==> inputs of build 35 <==
## mult_unsigned
module mult_unsigned #(
		parameter WIDTHA = 16,
		parameter WIDTHB = 24,
		parameter PIPELINE_DEPTH = 4
)
(
	input clk,rst,
	input [WIDTHA -1 :0] A,
	input [WIDTHB -1 :0] B,
	output [WIDTHA + WIDTHB - 1:0] result
);
reg [WIDTHA -1 :0] rA;
reg [WIDTHB -1 :0] rB;
reg [WIDTHA + WIDTHB - 1:0] M [PIPELINE_DEPTH-1:0];
integer i;
always @(posedge clk or posedge rst)
begin
	if (rst) begin
		rA <= 0;
		rB <= 0;
		for (i=0; i<PIPELINE_DEPTH; i=i+1)
		  M[i] <=0;
		end
	else
	begin
		rA <= A;
		rB <= B;
		M[0] <= rA * rB;
		for (i=0; i<PIPELINE_DEPTH-1; i=i+1)
			M[i+1] <= M[i];
	end
end
assign result = M[PIPELINE_DEPTH-1];
endmodule
Settings: LEC_CHECK=0, CAP_MARGIN=20, CELL_PAD_IN_SITES_GLOBAL_PLACEMENT=1, CORE_ASPECT_RATIO=1.05, CORE_MARGIN=2, CORE_UTILIZATION=44, CTS_CLUSTER_DIAMETER=314, CTS_CLUSTER_SIZE=36, GPL_TIMING_DRIVEN=1, HOLD_SLACK_MARGIN=0.2, MAX_ROUTING_LAYER=met4, MIN_ROUTING_LAYER=met1, SLEW_MARGIN=15; clock period 11.2 ns.
run.sh (not shown) runs the stock make flow with config.mk's settings and CLKGATE_MAP_FILE=.
==> inputs of build 86, as changes to build 35 <==
Settings changed: CELL_PAD_IN_SITES_GLOBAL_PLACEMENT 1 to not set, CORE_ASPECT_RATIO 1.05 to not set, CORE_UTILIZATION 44 to 72, CTS_CLUSTER_DIAMETER 314 to not set, CTS_CLUSTER_SIZE 36 to not set, GPL_TIMING_DRIVEN 1 to not set, HOLD_SLACK_MARGIN 0.2 to not set, MIN_ROUTING_LAYER met1 to not set, SLEW_MARGIN 15 to 20.
==> flow/constraint.sdc (replaced) <==
create_clock -name core_clock -period 7.4 [get_ports {clk}]
set_input_delay 1.4800 -clock core_clock [delete_from_list [all_inputs] [get_ports {clk}]]
set_output_delay 1.4800 -clock core_clock [all_outputs]
set_load 0.01 [all_outputs]
==> inputs of trial 14, as changes to build 35 <==
Settings changed: ABC_AREA set to 1, CELL_PAD_IN_SITES_GLOBAL_PLACEMENT 1 to not set, CORE_ASPECT_RATIO 1.05 to not set, CORE_UTILIZATION 44 to 72, CTS_CLUSTER_DIAMETER 314 to not set, CTS_CLUSTER_SIZE 36 to not set, GPL_TIMING_DRIVEN 1 to not set, HOLD_SLACK_MARGIN 0.2 to not set, MAX_ROUTING_LAYER met4 to not set, MIN_ROUTING_LAYER met1 to not set, PLACE_DENSITY set to 0.78, SETUP_SLACK_MARGIN set to 1.28, SLEW_MARGIN 15 to 20.
==> flow/constraint.sdc (replaced) <==
create_clock -name core_clock -period 4.41 [get_ports {clk}]
set_input_delay 0.8820 -clock core_clock [delete_from_list [all_inputs] [get_ports {clk}]]
set_output_delay 0.8820 -clock core_clock [all_outputs]
set_load 0.01 [all_outputs]
==> comparison <==
Build 86 went through all stages and came out clean. Trial 14 aborted during 5_1_grt, error GRT-0232. Build 35 finished with timing, DRC and antenna clean. Of build 86 and build 35, build 86 has the higher clock skew (gap 0.0050 ns). Flip-flop count is the same in build 86 and build 35.

==> inputs of 06-22 <==
==> flow/design.v <==
module mult_unsigned #(
		parameter WIDTHA = 16,
		parameter WIDTHB = 24,
		parameter PIPELINE_DEPTH = 4
)
(
	input clk,rst,
	input [WIDTHA -1 :0] A,
	input [WIDTHB -1 :0] B,
	output [WIDTHA + WIDTHB - 1:0] result
);
reg [WIDTHA -1 :0] rA;
reg [WIDTHB -1 :0] rB;
reg [WIDTHA + WIDTHB - 1:0] M [PIPELINE_DEPTH-1:0];
integer i;
always @(posedge clk or posedge rst)
begin
	if (rst) begin
		rA <= 0;
		rB <= 0;
		for (i=0; i<PIPELINE_DEPTH; i=i+1)
		  M[i] <=0;
		end
	else
	begin
		rA <= A;
		rB <= B;
		M[0] <= rA * rB;
		for (i=0; i<PIPELINE_DEPTH-1; i=i+1)
			M[i+1] <= M[i];
	end
end
assign result = M[PIPELINE_DEPTH-1];
endmodule
==> flow/run.sh <==
#!/bin/bash
# the make line also repeats each setting of config.mk as NAME=value (left out here)
make -C /OpenROAD-flow-scripts/flow DESIGN_CONFIG=/design/flow/config.mk WORK_HOME=/design/flow/orfs CLKGATE_MAP_FILE= finish
==> flow/config.mk <==
export PLATFORM = sky130hd
export DESIGN_NAME = mult_unsigned
export DESIGN_NICKNAME = mult_unsigned
export VERILOG_FILES = /design/flow/design.v
export SDC_FILE = /design/flow/constraint.sdc
export NUM_CORES = 4
export LEC_CHECK = 0
export CAP_MARGIN = 20
export CELL_PAD_IN_SITES_GLOBAL_PLACEMENT = 0
export CORE_ASPECT_RATIO = 0.5
export CORE_MARGIN = 2
export CORE_UTILIZATION = 26
export CTS_CLUSTER_DIAMETER = 341
export CTS_CLUSTER_SIZE = 95
export HOLD_SLACK_MARGIN = -0.07
export PLACE_DENSITY = 0.43
export SLEW_MARGIN = 15
export TNS_END_PERCENT = 20
==> flow/constraint.sdc <==
create_clock -name core_clock -period 8.0 [get_ports {clk}]
set_input_delay 1.6000 -clock core_clock [delete_from_list [all_inputs] [get_ports {clk}]]
set_output_delay 1.6000 -clock core_clock [all_outputs]
set_load 0.01 [all_outputs]
==> 03-09: changes against 06-22 <==
--- a/flow/config.mk
+++ b/flow/config.mk
@@ -8,5 +8,4 @@
 export CAP_MARGIN = 20
 export CELL_PAD_IN_SITES_GLOBAL_PLACEMENT = 0
-export CORE_ASPECT_RATIO = 0.5
 export CORE_MARGIN = 2
 export CORE_UTILIZATION = 26
@@ -14,5 +13,5 @@
 export CTS_CLUSTER_SIZE = 95
 export HOLD_SLACK_MARGIN = -0.07
-export PLACE_DENSITY = 0.43
+export PLACE_DENSITY = 0.89
 export SLEW_MARGIN = 15
 export TNS_END_PERCENT = 20
==> 01-05: changes against 06-22 <==
==> flow/config.mk (replaced) <==
export PLATFORM = sky130hd
export DESIGN_NAME = mult_unsigned
export DESIGN_NICKNAME = mult_unsigned
export VERILOG_FILES = /design/flow/design.v
export SDC_FILE = /design/flow/constraint.sdc
export NUM_CORES = 4
export LEC_CHECK = 0
export CAP_MARGIN = 20
export CELL_PAD_IN_SITES_GLOBAL_PLACEMENT = 1
export CORE_MARGIN = 2
export CORE_UTILIZATION = 40
export CTS_CLUSTER_DIAMETER = 341
export CTS_CLUSTER_SIZE = 99
export HOLD_SLACK_MARGIN = -0.07
export SETUP_SLACK_MARGIN = 1.06
export SLEW_MARGIN = 20
==> 01-03: changes against 06-22 <==
--- a/flow/config.mk
+++ b/flow/config.mk
@@ -7,6 +7,5 @@
 export LEC_CHECK = 0
 export CAP_MARGIN = 20
-export CELL_PAD_IN_SITES_GLOBAL_PLACEMENT = 0
-export CORE_ASPECT_RATIO = 0.5
+export CELL_PAD_IN_SITES_GLOBAL_PLACEMENT = 1
 export CORE_MARGIN = 2
 export CORE_UTILIZATION = 26
@@ -14,5 +13,5 @@
 export CTS_CLUSTER_SIZE = 95
 export HOLD_SLACK_MARGIN = -0.07
-export PLACE_DENSITY = 0.43
-export SLEW_MARGIN = 15
+export PLACE_DENSITY = 0.89
+export SLEW_MARGIN = 20
 export TNS_END_PERCENT = 20
==> results <==
- In flip-flop count, 06-22 and 01-05 do not differ.
- Between 06-22 and 01-05, the lower critical path depth is in 01-05 (gap 1).
- In area after synthesis, 01-03 and 06-22 do not differ.
- In 01-03 the count of clock-buffer cells in the layout is lower than in 01-05, by 3.
- Global-route usage, highest first: 01-05, 06-22, 01-03, 03-09.
- 01-05 finished clean. 01-03 completed without violations. 06-22 finished with timing, DRC and antenna clean. 03-09 ran to the end with no violations.
